juniper:
Design mac_array, start of the top module:
module mac_array #(
    parameter NUM_CHANNELS = 4,
    parameter DATA_WIDTH = 8,
    parameter ACCUM_WIDTH = 32,
    parameter OUTPUT_WIDTH = 16
)(
    input  clk,
    input  rst_n,
    input  [NUM_CHANNELS-1:0] enable,
    input  [NUM_CHANNELS-1:0] clear_acc,
    input  [DATA_WIDTH*NUM_CHANNELS-1:0] input_data,
    input  [DATA_WIDTH*NUM_CHANNELS-1:0] weight,
    output [OUTPUT_WIDTH*NUM_CHANNELS-1:0] mac_out,
    output [OUTPUT_WIDTH*NUM_CHANNELS-1:0] activated_out,
    output [NUM_CHANNELS-1:0] valid,
    output [NUM_CHANNELS-1:0] overflow
);
==> flow/config.mk <==
export PLATFORM = sky130hd
export DESIGN_NAME = mac_array
export DESIGN_NICKNAME = mac_array
export VERILOG_FILES = /design/flow/design.v
export SDC_FILE = /design/flow/constraint.sdc
export NUM_CORES = 4
export LEC_CHECK = 0
export CAP_MARGIN = 20
export CORE_MARGIN = 2
export CORE_UTILIZATION = 72
export CTS_CLUSTER_DIAMETER = 231
export CTS_CLUSTER_SIZE = 45
export PLACE_DENSITY_LB_ADDON = 0.19
export SETUP_SLACK_MARGIN = 1.37
export SLEW_MARGIN = 20
export TNS_END_PERCENT = 5
==> flow/constraint.sdc <==
create_clock -name core_clock -period 4.62 [get_ports {clk}]
set_input_delay 0.9240 -clock core_clock [delete_from_list [all_inputs] [get_ports {clk}]]
set_output_delay 0.9240 -clock core_clock [all_outputs]
set_load 0.01 [all_outputs]
run.sh (not shown) runs the stock make flow with config.mk's settings and CLKGATE_MAP_FILE=.
juniper: it failed during global routing, and the tool reported GRT-0116.
The following lists how garnet was set up differently from juniper:
- changing CORE_UTILIZATION from 72 to 66
- removing PLACE_DENSITY_LB_ADDON (formerly 0.19)
- removing SETUP_SLACK_MARGIN (formerly 1.37)
- setting PLACE_DENSITY to 0.61 for the first time
- garnet had finished all stages when the layout checks came back failing, citing setup timing.
- Summary of garnet over juniper: cell area after placement comparable; total placed cells including tap cells now larger; placer congestion estimate now larger; number of gates given a new drive strength after cts now larger.
### garnet -> nickel
- CTS_CLUSTER_DIAMETER removed (was 231)
- CTS_CLUSTER_SIZE removed (was 45)
- CORE_UTILIZATION changed from 66 to 14
- TNS_END_PERCENT removed (was 5)
- PLACE_DENSITY removed (was 0.61)
- the clock period (ns, I/O delays scaled along) changed from 4.62 to 9.93
### Flow results
nickel completed end to end with timing, DRC and antenna clean.
Final wirelength: nickel < garnet
In nickel, the clock-buffer cell count came out 1 below the value in garnet.
In nickel, the area overhead of the layout relative to synthesis came out 15 points below the value in garnet.
diff inputs: nickel => cedar
- a change of CORE_UTILIZATION from 14 to 60
- an added CTS_CLUSTER_SIZE of 98
- an added CTS_CLUSTER_DIAMETER of 242
- a change of the clock period (ns, I/O delays scaled along) from 9.93 to 8.5
==> results <==
Final sequential cell count: nickel vs cedar identical. On final worst-path setup slack: cedar sits below nickel. met3 wire length ends up lower on cedar. Delta (cedar minus nickel): detailed-routing iteration count for the pre-antenna-repair pass went up 1, maximum fanout encountered on the critical timing path now larger.
What amber does differently from cedar at the input level:
- removing CTS_CLUSTER_DIAMETER (formerly 242)
- changing CORE_UTILIZATION from 60 to 40
- removing CTS_CLUSTER_SIZE (formerly 98)
### Flow results
- Looking at the reports, amber completed the entire flow and the layout it produced met the timing, design-rule and antenna checks.
- Summary: with cedar as the reference, final HPWL from detailed placement in amber moved up by a few percent.
- Depth of the worst register-to-register path ends up lower on cedar.
- amber vs cedar — internal power rose 130 uW.


The RTL this note starts from:
==> flow/design.v <==
module vedic_2x2 (
    input  [1:0] a,
    input  [1:0] b,
    output [3:0] product
);
    wire [3:0] partial;
    wire c1, c2;
    assign partial[0] = a[0] & b[0];
    assign partial[1] = a[1] & b[0];
    assign partial[2] = a[0] & b[1];
    assign partial[3] = a[1] & b[1];
    assign product[0] = partial[0];
    assign {c1, product[1]} = partial[1] + partial[2];
    assign {c2, product[2]} = partial[3] + c1;
    assign product[3] = c2;
endmodule
module vedic_mult #(
    parameter WIDTH = 8
)(
    input  [WIDTH-1:0] a,
    input  [WIDTH-1:0] b,
    output [2*WIDTH-1:0] product
);
    generate
        if (WIDTH == 2) begin : base_case
            vedic_2x2 v2x2 (
                .a(a),
                .b(b),
                .product(product)
            );
        end else begin : recursive_case
            localparam HALF_WIDTH = WIDTH / 2;
            wire [WIDTH-1:0] q0, q1, q2, q3;
            wire [2*WIDTH-1:0] aligned_q0, aligned_q1, aligned_q2, aligned_q3;
            wire [2*WIDTH-1:0] temp1, temp2;
            vedic_mult #(HALF_WIDTH) m0 (
                .a(a[HALF_WIDTH-1:0]),
                .b(b[HALF_WIDTH-1:0]),
                .product(q0)
            );
            vedic_mult #(HALF_WIDTH) m1 (
                .a(a[WIDTH-1:HALF_WIDTH]),
                .b(b[HALF_WIDTH-1:0]),
                .product(q1)
            );
            vedic_mult #(HALF_WIDTH) m2 (
                .a(a[HALF_WIDTH-1:0]),
                .b(b[WIDTH-1:HALF_WIDTH]),
                .product(q2)
            );
            vedic_mult #(HALF_WIDTH) m3 (
                .a(a[WIDTH-1:HALF_WIDTH]),
                .b(b[WIDTH-1:HALF_WIDTH]),
                .product(q3)
            );
            assign aligned_q0 = {{WIDTH{1'b0}}, q0};
            assign aligned_q1 = {{HALF_WIDTH{1'b0}}, q1, {HALF_WIDTH{1'b0}}};
            assign aligned_q2 = {{HALF_WIDTH{1'b0}}, q2, {HALF_WIDTH{1'b0}}};
            assign aligned_q3 = {q3, {WIDTH{1'b0}}};
            assign temp1 = aligned_q0 + aligned_q1;
            assign temp2 = temp1 + aligned_q2;
            assign product = temp2 + aligned_q3;
        end
    endgenerate
endmodule
module sigmoid_activation #(
    parameter WIDTH = 16,
    parameter FRAC_BITS = 11
)(
    input  signed [WIDTH-1:0] x,
    output [WIDTH-1:0] y
);
    localparam signed [WIDTH-1:0] NEG_THRESHOLD = -(4 << FRAC_BITS);
    localparam signed [WIDTH-1:0] POS_THRESHOLD = (4 << FRAC_BITS);
    localparam [WIDTH-1:0] ZERO_VAL = {WIDTH{1'b0}};
    localparam [WIDTH-1:0] HALF_VAL = (1 << (WIDTH-1));
    localparam [WIDTH-1:0] ONE_VAL  = {WIDTH{1'b1}};
    reg [WIDTH-1:0] y_reg;
    always @(*) begin
        if ($signed(x) < NEG_THRESHOLD)
            y_reg = ZERO_VAL;
        else if ($signed(x) > POS_THRESHOLD)
            y_reg = ONE_VAL;
        else
            y_reg = HALF_VAL + {{3{x[WIDTH-1]}}, x[WIDTH-1:3]};
    end
    assign y = y_reg;
endmodule
module mac_unit #(
    parameter DATA_WIDTH = 8,
    parameter ACCUM_WIDTH = 32,
    parameter OUTPUT_WIDTH = 16,
    parameter USE_SQRT_CSLA = 1,
    parameter ENABLE_ACTIVATION = 1,
    parameter FRAC_BITS = 11
)(
    input  clk,
    input  rst_n,
    input  enable,
    input  clear_acc,
    input  [DATA_WIDTH-1:0] input_data,
    input  [DATA_WIDTH-1:0] weight,
    output [OUTPUT_WIDTH-1:0] mac_out,
    output [OUTPUT_WIDTH-1:0] activated_out,
    output valid,
    output overflow
);
    localparam MULT_WIDTH = 2 * DATA_WIDTH;
    wire [MULT_WIDTH-1:0] mult_result;
    reg [ACCUM_WIDTH-1:0] accumulator;
    reg [ACCUM_WIDTH-1:0] next_acc;
    wire [ACCUM_WIDTH:0] acc_sum;
    reg overflow_reg;
    reg valid_reg;
    vedic_mult #(
        .WIDTH(DATA_WIDTH)
    ) multiplier (
        .a(input_data),
        .b(weight),
        .product(mult_result)
    );
    assign acc_sum = {1'b0, accumulator} + {{(ACCUM_WIDTH-MULT_WIDTH+1){1'b0}}, mult_result};
    always @(*) begin
        if (enable) begin
            if (clear_acc) begin
                next_acc = {{(ACCUM_WIDTH-MULT_WIDTH){1'b0}}, mult_result};
            end else begin
                next_acc = acc_sum[ACCUM_WIDTH-1:0];
            end
        end else if (clear_acc) begin
            next_acc = {ACCUM_WIDTH{1'b0}};
        end else begin
            next_acc = accumulator;
        end
    end
    always @(posedge clk or negedge rst_n) begin
        if (!rst_n)
            accumulator <= {ACCUM_WIDTH{1'b0}};
        else
            accumulator <= next_acc;
    end
    always @(posedge clk or negedge rst_n) begin
        if (!rst_n)
            overflow_reg <= 1'b0;
        else if (clear_acc)
            overflow_reg <= 1'b0;
        else if (enable && acc_sum[ACCUM_WIDTH])
            overflow_reg <= 1'b1;
    end
    assign overflow = overflow_reg;
    assign mac_out = accumulator[OUTPUT_WIDTH-1:0];
    generate
        if (ENABLE_ACTIVATION) begin : gen_activation
            sigmoid_activation #(
                .WIDTH(OUTPUT_WIDTH),
                .FRAC_BITS(FRAC_BITS)
            ) activation (
                .x(mac_out),
                .y(activated_out)
            );
        end else begin : no_activation
            assign activated_out = mac_out;
        end
    endgenerate
    always @(posedge clk or negedge rst_n) begin
        if (!rst_n)
            valid_reg <= 1'b0;
        else
            valid_reg <= enable;
    end
    assign valid = valid_reg;
endmodule
module mac_array #(
    parameter NUM_CHANNELS = 4,
    parameter DATA_WIDTH = 8,
    parameter ACCUM_WIDTH = 32,
    parameter OUTPUT_WIDTH = 16
)(
    input  clk,
    input  rst_n,
    input  [NUM_CHANNELS-1:0] enable,
    input  [NUM_CHANNELS-1:0] clear_acc,
    input  [DATA_WIDTH*NUM_CHANNELS-1:0] input_data,
    input  [DATA_WIDTH*NUM_CHANNELS-1:0] weight,
    output [OUTPUT_WIDTH*NUM_CHANNELS-1:0] mac_out,
    output [OUTPUT_WIDTH*NUM_CHANNELS-1:0] activated_out,
    output [NUM_CHANNELS-1:0] valid,
    output [NUM_CHANNELS-1:0] overflow
);
    genvar i;
    generate
        for (i = 0; i < NUM_CHANNELS; i = i + 1) begin : mac_channels
            mac_unit #(
                .DATA_WIDTH(DATA_WIDTH),
                .ACCUM_WIDTH(ACCUM_WIDTH),
                .OUTPUT_WIDTH(OUTPUT_WIDTH)
            ) mac_inst (
                .clk(clk),
                .rst_n(rst_n),
                .enable(enable[i]),
                .clear_acc(clear_acc[i]),
                .input_data(input_data[DATA_WIDTH*(i+1)-1:DATA_WIDTH*i]),
                .weight(weight[DATA_WIDTH*(i+1)-1:DATA_WIDTH*i]),
                .mac_out(mac_out[OUTPUT_WIDTH*(i+1)-1:OUTPUT_WIDTH*i]),
                .activated_out(activated_out[OUTPUT_WIDTH*(i+1)-1:OUTPUT_WIDTH*i]),
                .valid(valid[i]),
                .overflow(overflow[i])
            );
        end
    endgenerate
endmodule
Settings: LEC_CHECK=0, ABC_AREA=0, CAP_MARGIN=20, CORE_MARGIN=2, CORE_UTILIZATION=72, CTS_CLUSTER_DIAMETER=101, CTS_CLUSTER_SIZE=15, HOLD_SLACK_MARGIN=0.3, PLACE_DENSITY_LB_ADDON=0.19, SETUP_SLACK_MARGIN=0.27, SLEW_MARGIN=20; clock period 1.87 ns.
The starting point died in detailed placement, error DPL-0033.
==> next run, changes <==
ABC_AREA = default   (was 0)
CTS_CLUSTER_DIAMETER = default   (was 101)
CTS_CLUSTER_SIZE = 38   (was 15)
HOLD_SLACK_MARGIN = default   (was 0.3)
PLACE_DENSITY = 0.67   (was default)
PLACE_DENSITY_LB_ADDON = default   (was 0.19)
SETUP_SLACK_MARGIN = default   (was 0.27)
TNS_END_PERCENT = 5   (was default)
clock period = 7.55 ns   (was 1.87 ns; I/O delays follow)
This time the run ended with an error in global routing (GRT-0232).
Synthesized area is unchanged.
Die area stays the same.
Synthesized cell count is unchanged.
==> next run, changes <==
CORE_UTILIZATION = 48   (was 72)
CTS_CLUSTER_SIZE = default   (was 38)
PLACE_DENSITY = default   (was 0.67)
TNS_END_PERCENT = default   (was 5)
clock period = 8.31 ns   (was 7.55 ns; I/O delays follow)
Result: With this change the flow went through all stages and came out clean. Synthesized area stays the same. Die size rises by 49%. Synthesized cell count does not change.
==> next run, changes <==
CTS_CLUSTER_DIAMETER = 242   (was default)
CTS_CLUSTER_SIZE = 98   (was default)
GPL_ROUTABILITY_DRIVEN = 0   (was default)
TNS_END_PERCENT = 35   (was default)
clock period = 8.5 ns   (was 8.31 ns; I/O delays follow)
Outcome: Global-route usage decreases by 0.18 points. Routed wire length decreases slightly. Design area decreases by a few percent. Flip-flop count is unchanged.
Power figures rest on the tool's default switching activity, not on a simulated workload.
